==> willow: inputs <==
## calc_logic
module calc_logic(
   input clk,
   input rst,
   input [4:0] keycode,
   input newkey,
   output [15:0] Xdisplay,
   output LED_NEG_digit,
   output LED_OVW
   );
   localparam[4:0] KEY_CE = 5'b01100,
                   KEY_CA = 5'b00100,
                   KEY_MULTI = 5'b01001,
                   KEY_SUB = 5'b01010,
                   KEY_ADD = 5'b01011,
                   KEY_SQR = 5'b00001,
                   KEY_CH_SIGN = 5'b00010,
                   KEY_EQUALS = 5'b00011;
   reg signed [17:0] X, nextX, Y, nextY, ANS;
   reg [1:0] OP, nextOP;
   wire ADD = (OP == KEY_ADD [1:0]);
   wire SUB = (OP == KEY_SUB [1:0]);
   wire MULTI = (OP == KEY_MULTI [1:0]);        
   wire OP_T2 = (newkey && (keycode[4:2] == 3'b010) );
   wire CA = (newkey && (keycode == KEY_CA) );             
   wire CE = (newkey && (keycode == KEY_CE) );
   wire digit = (newkey && (keycode[4] == 1'b1) );
   wire EQUALS = (newkey && (keycode == KEY_EQUALS) );
   wire SQR = (newkey && (keycode == KEY_SQR) );
   wire CH_SIGN = (newkey && (keycode == KEY_CH_SIGN) );
   wire [6:0] CONTROL = {CE, CA, OP_T2, digit, EQUALS, SQR, CH_SIGN};  
   wire signed [17:0] ANS_ADD, ANS_MULTI, ANS_SUB, ANS_SQR, ANS_CH_SIGN;
   assign ANS_ADD = X+Y;
   assign ANS_SUB = Y-X;
   assign ANS_MULTI = X*Y;
   assign ANS_SQR = X*X;
   assign ANS_CH_SIGN = X*-1;  
   assign LED_OVW = X[16]; 
   assign Xdisplay = X[15:0];
   assign LED_NEG_digit = X[17];  
   always @ (ADD, MULTI, SUB, ANS_ADD, ANS_MULTI, ANS_SUB, X)
       case({ADD, SUB, MULTI})
           3'b100: ANS = ANS_ADD;
           3'b010: ANS = ANS_SUB;
           3'b001: ANS = ANS_MULTI;
           default: ANS = X;
       endcase   
   always @ (CONTROL, X, keycode, ANS, ANS_SQR, ANS_CH_SIGN)
       casez(CONTROL)
           7'b1000000: nextX = 18'b0;
           7'b?1?????: nextX = 18'b0;
           7'b0010000: nextX = 18'b0;
           7'b0001000: nextX = {X[12:0], keycode[3:0]};  
           7'b0000100: nextX = ANS;
  ...
make LEC_CHECK=0 ABC_AREA=0 CAP_MARGIN=20 CELL_PAD_IN_SITES_DETAIL_PLACEMENT=0 CORE_ASPECT_RATIO=1.21 CORE_MARGIN=2 CORE_UTILIZATION=72 CTS_CLUSTER_DIAMETER=378 CTS_CLUSTER_SIZE=33 MIN_ROUTING_LAYER=met1 PLACE_DENSITY_LB_ADDON=0.01 SETUP_SLACK_MARGIN=-0.5 SLEW_MARGIN=20 TNS_END_PERCENT=70 finish   # period 5.1 ns
run.sh (not shown) runs the stock make flow with config.mk's settings and CLKGATE_MAP_FILE=.
==> raven (differences from willow) <==
Settings changed: ABC_AREA 0 to default, CELL_PAD_IN_SITES_DETAIL_PLACEMENT 0 to default, CORE_ASPECT_RATIO 1.21 to default, CORE_UTILIZATION 72 to 40, CTS_CLUSTER_DIAMETER 378 to 385, CTS_CLUSTER_SIZE 33 to 15, MIN_ROUTING_LAYER met1 to default, PLACE_DENSITY_LB_ADDON 0.01 to default, SETUP_SLACK_MARGIN -0.5 to -0.77, TNS_END_PERCENT 70 to default.
==> flow/constraint.sdc (replaced) <==
create_clock -name core_clock -period 8.0 [get_ports {clk}]
set_input_delay 1.6000 -clock core_clock [delete_from_list [all_inputs] [get_ports {clk}]]
set_output_delay 1.6000 -clock core_clock [all_outputs]
set_load 0.01 [all_outputs]
==> onyx (differences from willow) <==
Settings changed: ABC_AREA 0 to 1, CORE_ASPECT_RATIO 1.21 to 0.68, CORE_UTILIZATION 72 to 50, CTS_CLUSTER_DIAMETER 378 to default, PLACE_DENSITY from default to 0.66, PLACE_DENSITY_LB_ADDON 0.01 to default, SETUP_SLACK_MARGIN -0.5 to 0.71.
==> flow/constraint.sdc (replaced) <==
create_clock -name core_clock -period 2.71 [get_ports {clk}]
set_input_delay 0.5420 -clock core_clock [delete_from_list [all_inputs] [get_ports {clk}]]
set_output_delay 0.5420 -clock core_clock [all_outputs]
set_load 0.01 [all_outputs]
==> notes <==
- onyx finished but fails on negative setup slack. willow completed, yet does not pass: negative setup slack. raven produced a clean layout.
- Of onyx and raven, onyx has the higher area after synthesis (gap 9.1%, measured against raven).
- Clock power, highest first: onyx, willow, raven.
- Hold slack, lowest first: raven, willow, onyx.
- Of onyx and raven, onyx has the higher synthesized cell count (gap about 37%, measured against raven).
- Core utilization: willow > onyx > raven.
- The combinational power of onyx is 3.6 times that of willow.
- Total power: onyx > willow > raven.
- Wire length, lowest first: raven, willow, onyx.
- Global-route usage, lowest first: raven, onyx, willow.

========
==> inputs of v18 <==
==> flow/design.v <==
 `timescale 1ns / 1ps
module calc_logic(
   input clk,
   input rst,
   input [4:0] keycode,
   input newkey,
   output [15:0] Xdisplay,
   output LED_NEG_digit,
   output LED_OVW
   );
   localparam[4:0] KEY_CE = 5'b01100,
                   KEY_CA = 5'b00100,
                   KEY_MULTI = 5'b01001,
                   KEY_SUB = 5'b01010,
                   KEY_ADD = 5'b01011,
                   KEY_SQR = 5'b00001,
                   KEY_CH_SIGN = 5'b00010,
                   KEY_EQUALS = 5'b00011;
   reg signed [17:0] X, nextX, Y, nextY, ANS;
   reg [1:0] OP, nextOP;
   wire ADD = (OP == KEY_ADD [1:0]);
   wire SUB = (OP == KEY_SUB [1:0]);
   wire MULTI = (OP == KEY_MULTI [1:0]);        
   wire OP_T2 = (newkey && (keycode[4:2] == 3'b010) );
   wire CA = (newkey && (keycode == KEY_CA) );             
   wire CE = (newkey && (keycode == KEY_CE) );
   wire digit = (newkey && (keycode[4] == 1'b1) );
   wire EQUALS = (newkey && (keycode == KEY_EQUALS) );
   wire SQR = (newkey && (keycode == KEY_SQR) );
   wire CH_SIGN = (newkey && (keycode == KEY_CH_SIGN) );
   wire [6:0] CONTROL = {CE, CA, OP_T2, digit, EQUALS, SQR, CH_SIGN};  
   wire signed [17:0] ANS_ADD, ANS_MULTI, ANS_SUB, ANS_SQR, ANS_CH_SIGN;
   assign ANS_ADD = X+Y;
   assign ANS_SUB = Y-X;
   assign ANS_MULTI = X*Y;
   assign ANS_SQR = X*X;
   assign ANS_CH_SIGN = X*-1;  
   assign LED_OVW = X[16]; 
   assign Xdisplay = X[15:0];
   assign LED_NEG_digit = X[17];  
   always @ (ADD, MULTI, SUB, ANS_ADD, ANS_MULTI, ANS_SUB, X)
       case({ADD, SUB, MULTI})
           3'b100: ANS = ANS_ADD;
           3'b010: ANS = ANS_SUB;
           3'b001: ANS = ANS_MULTI;
           default: ANS = X;
       endcase   
   always @ (CONTROL, X, keycode, ANS, ANS_SQR, ANS_CH_SIGN)
       casez(CONTROL)
           7'b1000000: nextX = 18'b0;
           7'b?1?????: nextX = 18'b0;
           7'b0010000: nextX = 18'b0;
           7'b0001000: nextX = {X[12:0], keycode[3:0]};  
           7'b0000100: nextX = ANS;
           7'b0000010: nextX = ANS_SQR;
           7'b0000001: nextX = ANS_CH_SIGN;
           default: nextX = X;
       endcase
   always @ (posedge clk or posedge rst)
   begin
       if(rst) X <= 18'b0;
       else X <= nextX;
   end
   always @ (OP_T2, CA, Y, X)
       case({OP_T2, CA})
           2'b00: nextY = Y;
           2'b10: nextY = X;
           default: nextY = 18'b0;
       endcase
   always @ (posedge clk or posedge rst)
     begin
         if(rst) Y <= 18'b0;
         else Y <= nextY;
     end
   always @ (OP_T2, CA, keycode, OP)
       case({OP_T2, CA})
           2'b00: nextOP = OP;
           2'b10: nextOP = keycode[1:0];
           default: nextOP = 2'b0;
       endcase
   always @ (posedge clk or posedge rst)
     begin
         if(rst) OP <= 2'b0;
         else OP <= nextOP;
     end
   endmodule
==> flow/run.sh <==
#!/bin/bash
# the make line also repeats each setting of config.mk as NAME=value (left out here)
make -C /OpenROAD-flow-scripts/flow DESIGN_CONFIG=/design/flow/config.mk WORK_HOME=/design/flow/orfs CLKGATE_MAP_FILE= finish
==> flow/config.mk <==
export PLATFORM = sky130hd
export DESIGN_NAME = calc_logic
export DESIGN_NICKNAME = calc_logic
export VERILOG_FILES = /design/flow/design.v
export SDC_FILE = /design/flow/constraint.sdc
export NUM_CORES = 4
export LEC_CHECK = 0
export CAP_MARGIN = 20
export CORE_MARGIN = 2
export CORE_UTILIZATION = 65
export SLEW_MARGIN = 20
==> flow/constraint.sdc <==
create_clock -name core_clock -period 5.06 [get_ports {clk}]
set_input_delay 1.0120 -clock core_clock [delete_from_list [all_inputs] [get_ports {clk}]]
set_output_delay 1.0120 -clock core_clock [all_outputs]
set_load 0.01 [all_outputs]
==> v27: changes against v18 <==
Settings changed: CELL_PAD_IN_SITES_GLOBAL_PLACEMENT set to 3, CORE_UTILIZATION 65 to 40, CTS_CLUSTER_DIAMETER set to 385, CTS_CLUSTER_SIZE set to 66, PLACE_DENSITY set to 0.39, SETUP_SLACK_MARGIN set to -0.77.
==> flow/constraint.sdc (replaced) <==
create_clock -name core_clock -period 8.0 [get_ports {clk}]
set_input_delay 1.6000 -clock core_clock [delete_from_list [all_inputs] [get_ports {clk}]]
set_output_delay 1.6000 -clock core_clock [all_outputs]
set_load 0.01 [all_outputs]
==> results <==
- v27 completed without violations. v18 finished but failed the layout checks on setup timing.
- In v27 the sequential power is smaller than in v18, by about 30%.
- In v18 the clock power is larger than in v27, by 39%.
- Between v27 and v18, the lower combinational power is in v27 (gap 47%, measured against v18).
- In synthesized cell count, v27 and v18 do not differ.
- Count of clock-buffer cells in the layout is the same in v27 and v18.
- Hold slack: v27 is lower than v18 (0.00059 ns).
- Non-clock buffer count: v18 is higher than v27 (203).

========
==> run B: inputs <==
Starts from the design.v that is shown in full above.
==> flow/config.mk <==
export PLATFORM = sky130hd
export DESIGN_NAME = calc_logic
export DESIGN_NICKNAME = calc_logic
export VERILOG_FILES = /design/flow/design.v
export SDC_FILE = /design/flow/constraint.sdc
export NUM_CORES = 4
export LEC_CHECK = 0
export CAP_MARGIN = 20
export CORE_MARGIN = 2
export CORE_UTILIZATION = 58
export SETUP_SLACK_MARGIN = 1.28
export SLEW_MARGIN = 20
export TNS_END_PERCENT = 5
==> flow/constraint.sdc <==
create_clock -name core_clock -period 6.53 [get_ports {clk}]
set_input_delay 1.3060 -clock core_clock [delete_from_list [all_inputs] [get_ports {clk}]]
set_output_delay 1.3060 -clock core_clock [all_outputs]
set_load 0.01 [all_outputs]
==> run P: changes against run B <==
Settings changed: CORE_UTILIZATION 58 to 72, CTS_CLUSTER_SIZE from default to 72, PLACE_DENSITY_LB_ADDON from default to 0.0, SETUP_SLACK_MARGIN 1.28 to 1.63.
==> flow/constraint.sdc (replaced) <==
create_clock -name core_clock -period 5.59 [get_ports {clk}]
set_input_delay 1.1180 -clock core_clock [delete_from_list [all_inputs] [get_ports {clk}]]
set_output_delay 1.1180 -clock core_clock [all_outputs]
set_load 0.01 [all_outputs]
==> run G: changes against run B <==
Settings changed: ABC_AREA from default to 1, CORE_UTILIZATION 58 to 72, CTS_CLUSTER_DIAMETER from default to 216, CTS_CLUSTER_SIZE from default to 99, PLACE_DENSITY_LB_ADDON from default to 0.04, SETUP_SLACK_MARGIN 1.28 to default, TNS_END_PERCENT 5 to default.
==> flow/constraint.sdc (replaced) <==
create_clock -name core_clock -period 7.91 [get_ports {clk}]
set_input_delay 1.5820 -clock core_clock [delete_from_list [all_inputs] [get_ports {clk}]]
set_output_delay 1.5820 -clock core_clock [all_outputs]
set_load 0.01 [all_outputs]
==> run H: changes against run B <==
Settings changed: CORE_UTILIZATION 58 to 72, CTS_CLUSTER_SIZE from default to 72, PLACE_DENSITY_LB_ADDON from default to 0.0, SETUP_SLACK_MARGIN 1.28 to 1.63, TNS_END_PERCENT 5 to default.
==> flow/constraint.sdc (replaced) <==
create_clock -name core_clock -period 5.59 [get_ports {clk}]
set_input_delay 1.1180 -clock core_clock [delete_from_list [all_inputs] [get_ports {clk}]]
set_output_delay 1.1180 -clock core_clock [all_outputs]
set_load 0.01 [all_outputs]
==> impl_metrics.toml <==
# implementation run metrics
[status]
outcome = "no timing/DRC/antenna violations"

[route]
drt-pass1-iter-count = 8
antennaDiodeCount = 0

[synthesis]
area_share_of_xor_xnor_cells_in_the_synthesized_design_pct = 7.577

[hold_path]
hold_path_end = "OP[0]"

[setup_path]
critical_path_required_ns = 6.71
critical_path_endpoint = "X[17]"
timing.critical_path.fanout_max = 5

[die]
chipHeight_um = 152.2

[global_route]
grt_first_pass_wirelength_mm = 58.32

[cells_and_area]
fin_nets = 1884
stdcell_count = 1799

[pwr]
seqPwrFrac_pct = 20.0
net-switching-power_w = 0.0007444
Source of the figures above: run B

==> impl_metrics.toml <==
# implementation run metrics
[setup_path]
critical_path_endpoint = "X[17]"
timing.critical_path.fanout_max = 24
critical_path_required_ns = 8.08

[pwr]
seqPwrFrac_pct = 21.5
net-switching-power_w = 0.0008141

[cells_and_area]
stdcell_count = 2251
fin_nets = 2357

[global_route]
grt_first_pass_wirelength_mm = 63.62

[synthesis]
area_share_of_xor_xnor_cells_in_the_synthesized_design_pct = 1.639

[hold_path]
hold_path_end = "Y[0]"

[die]
chipHeight_um = 142.9

[status]
outcome = "no timing/DRC/antenna violations"
Source of the figures above: run G

==> impl_metrics.toml <==
# implementation run metrics
[status]
outcome = "failed layout checks"
so.violations = "negative setup slack"

[hold_path]
hold_path_end = "Y[1]"

[die]
chipHeight_um = 137.0

[pwr]
net-switching-power_w = 0.0009111

[cells_and_area]
stdcell_count = 1830

[final_timing]
finalWorstSetupSlack_ns = -0.6338
setup_viol = 6

[setup_path]
timing.critical_path.fanout_max = 7
Source of the figures above: run P

==> impl_metrics.toml <==
# implementation run metrics
[setup_path]
critical_path_endpoint = "X[16]"

[cells_and_area]
stdcell_count = 1783

[final_timing]
finalWorstSetupSlack_ns = -0.1497
setup_viol = 3

[pwr]
net-switching-power_w = 0.0009076

[status]
outcome = "failed layout checks"
so.violations = "negative setup slack"

[global_route]
grt_first_pass_wirelength_mm = 57.86
Source of the figures above: run H


========
==> inputs of job 487 <==
// calc_logic: RTL as listed in full above, without the edits since
clock: 5.53 ns
lec_check: 0
cap_margin: 20
core_margin: 2
core_utilization: 72
place_density_lb_addon: 0.0
slew_margin: 20
==> job 9227: changes against job 487 <==
- CORE_ASPECT_RATIO: unset -> 0.5
- CORE_UTILIZATION: 72 -> 50
- CTS_CLUSTER_DIAMETER: unset -> 265
- CTS_CLUSTER_SIZE: unset -> 92
- PLACE_DENSITY: unset -> 0.35
- PLACE_DENSITY_LB_ADDON: 0.0 -> unset
- SETUP_SLACK_MARGIN: unset -> -0.77
- TNS_END_PERCENT: unset -> 20
==> flow/constraint.sdc (replaced) <==
create_clock -name core_clock -period 8.0 [get_ports {clk}]
set_input_delay 1.6000 -clock core_clock [delete_from_list [all_inputs] [get_ports {clk}]]
set_output_delay 1.6000 -clock core_clock [all_outputs]
set_load 0.01 [all_outputs]
==> job 2015: changes against job 487 <==
- CORE_UTILIZATION: 72 -> 68
- CTS_CLUSTER_SIZE: unset -> 40
- PLACE_DENSITY_LB_ADDON: 0.0 -> unset
- SETUP_SLACK_MARGIN: unset -> 1.28
- TNS_END_PERCENT: unset -> 5
==> flow/constraint.sdc (replaced) <==
create_clock -name core_clock -period 8.32 [get_ports {clk}]
set_input_delay 1.6640 -clock core_clock [delete_from_list [all_inputs] [get_ports {clk}]]
set_output_delay 1.6640 -clock core_clock [all_outputs]
set_load 0.01 [all_outputs]
==> job 7046: changes against job 487 <==
- ABC_AREA: unset -> 1
- CTS_CLUSTER_SIZE: unset -> 95
- PLACE_DENSITY: unset -> 0.41
- PLACE_DENSITY_LB_ADDON: 0.0 -> unset
- SETUP_SLACK_MARGIN: unset -> 1.56
==> flow/constraint.sdc (replaced) <==
create_clock -name core_clock -period 6.43 [get_ports {clk}]
set_input_delay 1.2860 -clock core_clock [delete_from_list [all_inputs] [get_ports {clk}]]
set_output_delay 1.2860 -clock core_clock [all_outputs]
set_load 0.01 [all_outputs]
==> comparison <==
- Clock power, highest first: job 487, job 7046, job 2015, job 9227.
- Combinational power: job 7046 > job 487 > job 9227 > job 2015.
- Job 7046 produced a clean layout. Job 9227 went through all stages and came out clean. Job 487 completed, yet does not pass: negative setup slack. Job 2015 passed the timing, DRC and antenna checks.
- Of job 7046 and job 487, job 7046 has the higher sequential power (gap about 1%, measured against job 487).
- Of job 2015 and job 9227, job 2015 has the higher register-to-register slack (gap 0.44 ns).
- Cell area, lowest first: job 2015, job 9227, job 487, job 7046.
- In synthesized area, job 2015 and job 9227 do not differ.
==> figures <==
Placement Setup Slack: job 2015 1.780 ns; job 9227 1.419 ns; job 487 -0.4219 ns; job 7046 0.5512 ns
Final #Nets: job 2015 1812; job 9227 1811; job 487 1994; job 7046 2428
Worst Max-Slew Pin Slew: job 2015 1.202 ns; job 9227 1.068 ns; job 487 1.043 ns; job 7046 1.067 ns
Highest Clock Rate: job 2015 151.5 MHz; job 9227 148.9 MHz; job 487 162.7 MHz; job 7046 172.3 MHz
Net load switching power: job 2015 566.3 uW; job 9227 597.0 uW; job 487 934.7 uW; job 7046 1097 uW
NonClk Buf Share: job 2015 2.999%; job 9227 2.925%; job 487 12.39%; job 7046 6.970%
Combined buffer and inverter count along the critical path: job 2015 4; job 9227 4; job 487 5; job 7046 7
P_int: job 2015 659.5 uW; job 9227 630.9 uW; job 487 1134 uW; job 7046 929.1 uW
Met3 Wirelength: job 2015 2542 um; job 9227 2332 um; job 487 4687 um; job 7046 6909 um
Status: job 2015 finished clean; job 9227 finished clean; job 487 failed layout checks; job 7046 finished clean
Violated checks: job 2015 -; job 9227 -; job 487 negative setup slack; job 7046 -
Number of detailed-route iterations in the first pass: job 2015 8; job 9227 5; job 487 6; job 7046 9
Post-cts resize count: job 2015 0; job 9227 0; job 487 30; job 7046 70
Layout inverter count without the clock tree: job 2015 294; job 9227 294; job 487 294; job 7046 573
Power and IR drop assume default switching activity.
